Design compff8, start of the top module:
module compff8(ce,clk,xg1,imgg1,xg2,imgg2,xg3,imgg3,xg4,imgg4,xg5,imgg5,xg6,imgg6,xg7,imgg7,xg8,imgg8,yh1,imgh1,yh2,imgh2,yh3,imgh3,yh4,imgh4,yh5,imgh5,yh6,imgh6,yh7,imgh7,yh8,imgh8);
input ce,clk;
input signed[15:0] xg1,imgg1,xg2,imgg2,xg3,imgg3,xg4,imgg4,xg5,imgg5,xg6,imgg6,xg7,imgg7,xg8,imgg8;
output reg signed[15:0] yh1,imgh1,yh2,imgh2,yh3,imgh3,yh4,imgh4,yh5,imgh5,yh6,imgh6,yh7,imgh7,yh8,imgh8;
wire signed [15:0] ya[7:0],imga[7:0];
compff4 b1(ce,clk,xg1,imgg1,xg3,imgg3,xg5,imgg5,xg7,imgg7,ya[0],imga[0],ya[1],imga[1],ya[2],imga[2],ya[3],imga[3]);
compff4 b2(ce,clk,xg2,imgg2,xg4,imgg4,xg6,imgg6,xg8,imgg8,ya[4],imga[4],ya[5],imga[5],ya[6],imga[6],ya[7],imga[7]);
function signed [15:0] m707;
input signed [15:0] s;
reg signed [31:0] p;
begin
p = s * 32'sd23167 + 32'sd16384;
m707 = p[30:15];
end
endfunction
always @(posedge clk)                
begin
yh1 <= ya[0] + ya[4]  ;
imgh1 <= imga[0] + imga[4] ;
  ...
For scale: about 9200 cells after synthesis, ~750 flip-flops, ~0.083 sq mm of cells after synthesis.
clock: 10.2 ns
lec_check: 0
cap_margin: 5
core_margin: 2
core_utilization: 72
cts_cluster_diameter: 326
cts_cluster_size: 24
place_density: 0.65
setup_slack_margin: 1.47
slew_margin: 20
run.sh (not shown) runs the stock make flow with config.mk's settings and CLKGATE_MAP_FILE=.
The baseline died in global routing (5_1_grt) with ODB-0269.
==> next run, changes <==
- ABC_AREA: default -> 1
- CAP_MARGIN: 5 -> 20
- CTS_CLUSTER_DIAMETER: 326 -> 98
- CTS_CLUSTER_SIZE: 24 -> default
- PLACE_DENSITY: 0.65 -> default
- SETUP_SLACK_MARGIN: 1.47 -> default
- clock period: 10.2 -> 8.24 ns (I/O delays scaled with it)
Now the flow completed, yet does not pass: negative setup slack.
Die size went up by 10%.
Area after synthesis rises by 11%.
Synthesized cell count grows by 29%.
==> next run, changes <==
- ABC_AREA: 1 -> default
- CORE_UTILIZATION: 72 -> 71
- CTS_CLUSTER_DIAMETER: 98 -> default
- CTS_CLUSTER_SIZE: default -> 57
- clock period: 8.24 -> 9.07 ns (I/O delays scaled with it)
Outcome: The changed run stopped in global routing (5_1_grt) on ODB-0269; synthesized area goes down by roughly a tenth; die area goes down by a little under a tenth; synthesized cell count goes down by about a fifth.
==> next run, changes <==
- ABC_AREA: default -> 1
- CORE_UTILIZATION: 71 -> 66
- CTS_CLUSTER_SIZE: 57 -> default
- clock period: 9.07 -> 9.6 ns (I/O delays scaled with it)
The changed run produced a clean layout.
Synthesized area rose by 11%.
Die size rose by 19%.
Synthesized cell count rose by 29%.
==> next run, changes <==
- ABC_AREA: 1 -> default
- CORE_UTILIZATION: 66 -> 62
- clock period: 9.6 -> 11.2 ns (I/O delays scaled with it)
Outcome: Cell count goes down by about a fifth. Wire length went down by a quarter to a third. Clock-buffer cell count goes down by 1. Global-route usage goes down by 8.2 points. Cell area drops by a little under a tenth. Sequential cell count is unchanged.
==> next run, changes <==
- CORE_UTILIZATION: 62 -> 40
- HOLD_SLACK_MARGIN: default -> -0.01
- PLACE_DENSITY: default -> 0.82
- clock period: 11.2 -> 12.0 ns (I/O delays scaled with it)
=> Final area grows by 1.6%; cell count went up by 9.0%; non-clock buffer count went down by 13.

Starting RTL as in the previous note.
export LEC_CHECK = 0
export CAP_MARGIN = 20
export CORE_MARGIN = 2
export CORE_UTILIZATION = 40
export SLEW_MARGIN = 20
create_clock -name core_clock -period 12.0 [get_ports {clk}]
Change:
Clock period 12.0 ns to 11.2 ns, I/O delays scaled along.
Effect: The new run completed without violations; core utilization barely changes; design area stays flat; setup slack gets worse by 410 ps; routed wire length went down slightly.
Change:
Settings changed: CORE_UTILIZATION 40 to 66, CTS_CLUSTER_SIZE from default to 57.
Clock period 11.2 ns to 8.98 ns, I/O delays scaled along.
With this change the flow completed, yet does not pass: negative setup slack.
Synthesized area is unchanged.
Sequential share of layout area decreases by 1.2 points.
Design area is higher by 8.6%.
Sequential cell count is unchanged.
Synthesized cell count stays the same.
First-iteration DRC count went up by 73%.
Global-route usage grows by 16 points.
Utilization grows by 37 points.
Change:
Settings changed: CORE_UTILIZATION 66 to 31, CTS_CLUSTER_SIZE 57 to default.
Clock period 8.98 ns to 11.2 ns, I/O delays scaled along.
This time the run went through all stages and came out clean; cell count rises by 9.3%; register-to-register slack improves by 2200 ps; clock skew rises by 24 ps.

compff8 again, from the RTL that the note above started with.
==> flow/config.mk <==
export PLATFORM = sky130hd
export DESIGN_NAME = compff8
export DESIGN_NICKNAME = compff8
export VERILOG_FILES = /design/flow/design.v
export SDC_FILE = /design/flow/constraint.sdc
export NUM_CORES = 4
export LEC_CHECK = 0
export CAP_MARGIN = 20
export CORE_MARGIN = 2
export CORE_UTILIZATION = 72
export CTS_CLUSTER_DIAMETER = 336
export CTS_CLUSTER_SIZE = 100
export SETUP_SLACK_MARGIN = 1.38
export SLEW_MARGIN = 20
export TNS_END_PERCENT = 10
==> flow/constraint.sdc <==
create_clock -name core_clock -period 8.07 [get_ports {clk}]
set_input_delay 1.6140 -clock core_clock [delete_from_list [all_inputs] [get_ports {clk}]]
set_output_delay 1.6140 -clock core_clock [all_outputs]
set_load 0.01 [all_outputs]
The first run died in 5_1_grt on GRT-0232.
==> next run, changes <==
CORE_UTILIZATION = 68   (was 72)
CTS_CLUSTER_DIAMETER = unset   (was 336)
CTS_CLUSTER_SIZE = 90   (was 100)
MAX_ROUTING_LAYER = met4   (was unset)
SETUP_SLACK_MARGIN = unset   (was 1.38)
TNS_END_PERCENT = unset   (was 10)
clock period = 9.0 ns   (was 8.07 ns; I/O delays follow)
After rerunning: The new run died in 5_1_grt. Area after synthesis does not change. Synthesized cell count is unchanged. Die size goes up by 5.8%.
==> next run, changes <==
CTS_CLUSTER_SIZE = 57   (was 90)
HOLD_SLACK_MARGIN = 0.29   (was unset)
MAX_ROUTING_LAYER = unset   (was met4)
Effect:
- The changed run died in 5_1_grt, error GRT-0232
- die size stays the same
- area after synthesis stays the same
- synthesized cell count stays the same

compff8 again, from the RTL that the note above started with.
Settings: LEC_CHECK=0, CAP_MARGIN=20, CORE_MARGIN=2, CORE_UTILIZATION=70, CTS_CLUSTER_SIZE=25, MAX_ROUTING_LAYER=met4, SLEW_MARGIN=20; clock period 8.98 ns.
The starting point aborted during global routing with GRT-0232.
Rerun with:
--- a/flow/config.mk
+++ b/flow/config.mk
@@ -10,3 +10 @@
-export CORE_UTILIZATION = 70
-export CTS_CLUSTER_SIZE = 25
-export MAX_ROUTING_LAYER = met4
+export CORE_UTILIZATION = 65
==> flow/constraint.sdc (replaced) <==
create_clock -name core_clock -period 9.0 [get_ports {clk}]
set_input_delay 1.8000 -clock core_clock [delete_from_list [all_inputs] [get_ports {clk}]]
set_output_delay 1.8000 -clock core_clock [all_outputs]
set_load 0.01 [all_outputs]
This time the run completed and failed the layout checks on setup timing.
Die area came out higher by about 8%.
Area after synthesis is unchanged.
Synthesized cell count is unchanged.
Rerun with:
==> flow/constraint.sdc (replaced) <==
create_clock -name core_clock -period 8.98 [get_ports {clk}]
set_input_delay 1.7960 -clock core_clock [delete_from_list [all_inputs] [get_ports {clk}]]
set_output_delay 1.7960 -clock core_clock [all_outputs]
set_load 0.01 [all_outputs]
- The new run completed and failed the layout checks on setup timing
- synthesized area stays the same
- setup slack is worse by 2.5 ns
- final area rose slightly
- hold slack improves by 0.021 ns
- global-route usage went up by 1.4 points
- wire length climbs by roughly a tenth
- non-clock buffer count is higher by 42
- sequential share of layout area drops by 0.11 points
Rerun with:
--- a/flow/config.mk
+++ b/flow/config.mk
@@ -10 +10,3 @@
-export CORE_UTILIZATION = 65
+export CORE_UTILIZATION = 68
+export CTS_CLUSTER_SIZE = 24
+export MAX_ROUTING_LAYER = met4
==> flow/constraint.sdc (replaced) <==
create_clock -name core_clock -period 9.0 [get_ports {clk}]
set_input_delay 1.8000 -clock core_clock [delete_from_list [all_inputs] [get_ports {clk}]]
set_output_delay 1.8000 -clock core_clock [all_outputs]
set_load 0.01 [all_outputs]
Effect: With this change the flow died in global routing, error ODB-0269. Synthesized area stays the same. Synthesized cell count stays the same. Die area decreases by a few percent.

Setup of build 82:
The RTL this note starts from:
==> flow/design.v <==
`timescale 1ns / 1ps
module compff2(ce,clk,x1,img1,x2,img2,y1,img3,y2,img4);
input ce,clk;
input signed [15:0] x1,img1,x2,img2;
output reg signed [15:0] y1,img3,y2,img4;
always @(posedge clk)
begin
y1 <= x1+x2;
img3 <= img1+ img2 ;
y2 <= x1-x2;
img4 <= img1 - img2;
end
endmodule
`timescale 1ns / 1ps
module compff4(ce,clk,xa1,imga1,xa2,imga2,xa3,imga3,xa4,imga4,yb1,imgb1,yb2,imgb2,yb3,imgb3,yb4,imgb4);
input ce,clk;
input signed[15:0] xa1,imga1,xa2,imga2,xa3,imga3,xa4,imga4;
output reg signed [15:0]yb1,imgb1,yb2,imgb2,yb3,imgb3,yb4,imgb4;
wire signed [15:0] yc1,imgc1,yc2,imgc2,yc3,imgc3,yc4,imgc4;
compff2 a0(ce,clk,xa1,imga1,xa3,imga3,yc1,imgc1,yc2,imgc2);
compff2 a1(ce,clk,xa2,imga2,xa4,imga4,yc3,imgc3,yc4,imgc4);
always @(posedge clk)
begin 
yb1 <= yc1 + yc3;
imgb1 <= imgc1 + imgc3;
yb2 <= yc2 + imgc4;
imgb2 <=  imgc2 - yc4 ;
yb3 <= yc1 - yc3;
imgb3 <= imgc1 - imgc3;
yb4 <= yc2 - imgc4;
imgb4 <= imgc2 +  yc4 ;
end
endmodule
`timescale 1ns / 1ps
module compff8(ce,clk,xg1,imgg1,xg2,imgg2,xg3,imgg3,xg4,imgg4,xg5,imgg5,xg6,imgg6,xg7,imgg7,xg8,imgg8,yh1,imgh1,yh2,imgh2,yh3,imgh3,yh4,imgh4,yh5,imgh5,yh6,imgh6,yh7,imgh7,yh8,imgh8);
input ce,clk;
input signed[15:0] xg1,imgg1,xg2,imgg2,xg3,imgg3,xg4,imgg4,xg5,imgg5,xg6,imgg6,xg7,imgg7,xg8,imgg8;
output reg signed[15:0] yh1,imgh1,yh2,imgh2,yh3,imgh3,yh4,imgh4,yh5,imgh5,yh6,imgh6,yh7,imgh7,yh8,imgh8;
wire signed [15:0] ya[7:0],imga[7:0];
compff4 b1(ce,clk,xg1,imgg1,xg3,imgg3,xg5,imgg5,xg7,imgg7,ya[0],imga[0],ya[1],imga[1],ya[2],imga[2],ya[3],imga[3]);
compff4 b2(ce,clk,xg2,imgg2,xg4,imgg4,xg6,imgg6,xg8,imgg8,ya[4],imga[4],ya[5],imga[5],ya[6],imga[6],ya[7],imga[7]);
function signed [15:0] m707;
input signed [15:0] s;
reg signed [31:0] p;
begin
p = s * 32'sd23167 + 32'sd16384;
m707 = p[30:15];
end
endfunction
always @(posedge clk)                
begin
yh1 <= ya[0] + ya[4]  ;
imgh1 <= imga[0] + imga[4] ;
yh2 <= ya[1]+ m707(ya[5] + imga[5]) ;
imgh2 <= imga[1]+ m707(imga[5] - ya[5]) ;
yh3 <= ya[2] + imga[6];
imgh3 <= imga[2] - ya[6];
yh4 <= ya[3] + m707(imga[7] - ya[7]);
imgh4 <= imga[3] - m707(ya[7] + imga[7]);
yh5 <= ya[0] - ya[4];
imgh5 <= imga[0] - imga[4];
yh6 <= ya[1] - m707(ya[5] + imga[5]);
imgh6 <= imga[1] + m707( ya[5] - imga[5]);
yh7 <= ya[2] - imga[6];
imgh7 <= imga[2] + ya[6];
yh8 <= ya[3] + m707(ya[7] - imga[7]);
imgh8 <= imga[3] + m707(ya[7] + imga[7]);
end
endmodule
Settings: LEC_CHECK=0, ABC_AREA=1, CAP_MARGIN=30, CELL_PAD_IN_SITES_DETAIL_PLACEMENT=1, CELL_PAD_IN_SITES_GLOBAL_PLACEMENT=1, CORE_ASPECT_RATIO=0.6, CORE_MARGIN=7, CORE_UTILIZATION=40, GPL_ROUTABILITY_DRIVEN=0, GPL_TIMING_DRIVEN=0, HOLD_SLACK_MARGIN=-0.06, MAX_ROUTING_LAYER=met4, PLACE_DENSITY=0.65, SLEW_MARGIN=20; clock period 12.0 ns.
> inputs changed (build 82 -> build 31)
==> flow/config.mk <==
export PLATFORM = sky130hd
export DESIGN_NAME = compff8
export DESIGN_NICKNAME = compff8
export VERILOG_FILES = /design/flow/design.v
export SDC_FILE = /design/flow/constraint.sdc
export NUM_CORES = 4
export LEC_CHECK = 0
export CAP_MARGIN = 35
export CELL_PAD_IN_SITES_DETAIL_PLACEMENT = 2
export CELL_PAD_IN_SITES_GLOBAL_PLACEMENT = 1
export CORE_ASPECT_RATIO = 0.84
export CORE_MARGIN = 2
export CORE_UTILIZATION = 40
export GPL_TIMING_DRIVEN = 0
export SLEW_MARGIN = 20
[summary]
Build 31 | stages: all done | timing, DRC, antenna: all pass. On core footprint: build 31 sits below build 82. Build 82 → build 31: post-route worst hold slack decreased 0.021 ns; global-route usage decreased 2.0 points; combinational gate count decreased about 24%; required time of the critical path increased 0.04 ns. For build 82, the uppermost signal routing layer after detailed routing was met4, unlike build 31, where it was met5. Build 31 — number of instances in the synthesized netlist 2,646 lower, build 82 as reference. From build 82 to build 31 the numbers moved as follows: total die area shrank by about 13%.
For build 88, these inputs were changed with respect to build 31:
diff --git a/flow/config.mk b/flow/config.mk
--- a/flow/config.mk
+++ b/flow/config.mk
@@ -8,2 +8,2 @@
-export CAP_MARGIN = 35
-export CELL_PAD_IN_SITES_DETAIL_PLACEMENT = 2
+export CAP_MARGIN = 30
+export CELL_PAD_IN_SITES_DETAIL_PLACEMENT = 1
@@ -12 +12 @@
-export CORE_MARGIN = 2
+export CORE_MARGIN = 7
==> results <==
Build 88 ran to completion and came out clean on the timing, DRC and antenna checks. Looking at the reports, build 31 completed the entire flow and the layout it produced met the timing, DRC and antenna checks. Of build 31 and build 88, build 31 shows the higher met2 usage, with build 88 below it. In the tables for build 31 and build 88, worst setup slack reads lower with build 88. The final reports for build 88 and build 31 show part of the cycle the worst path needs higher in the former.
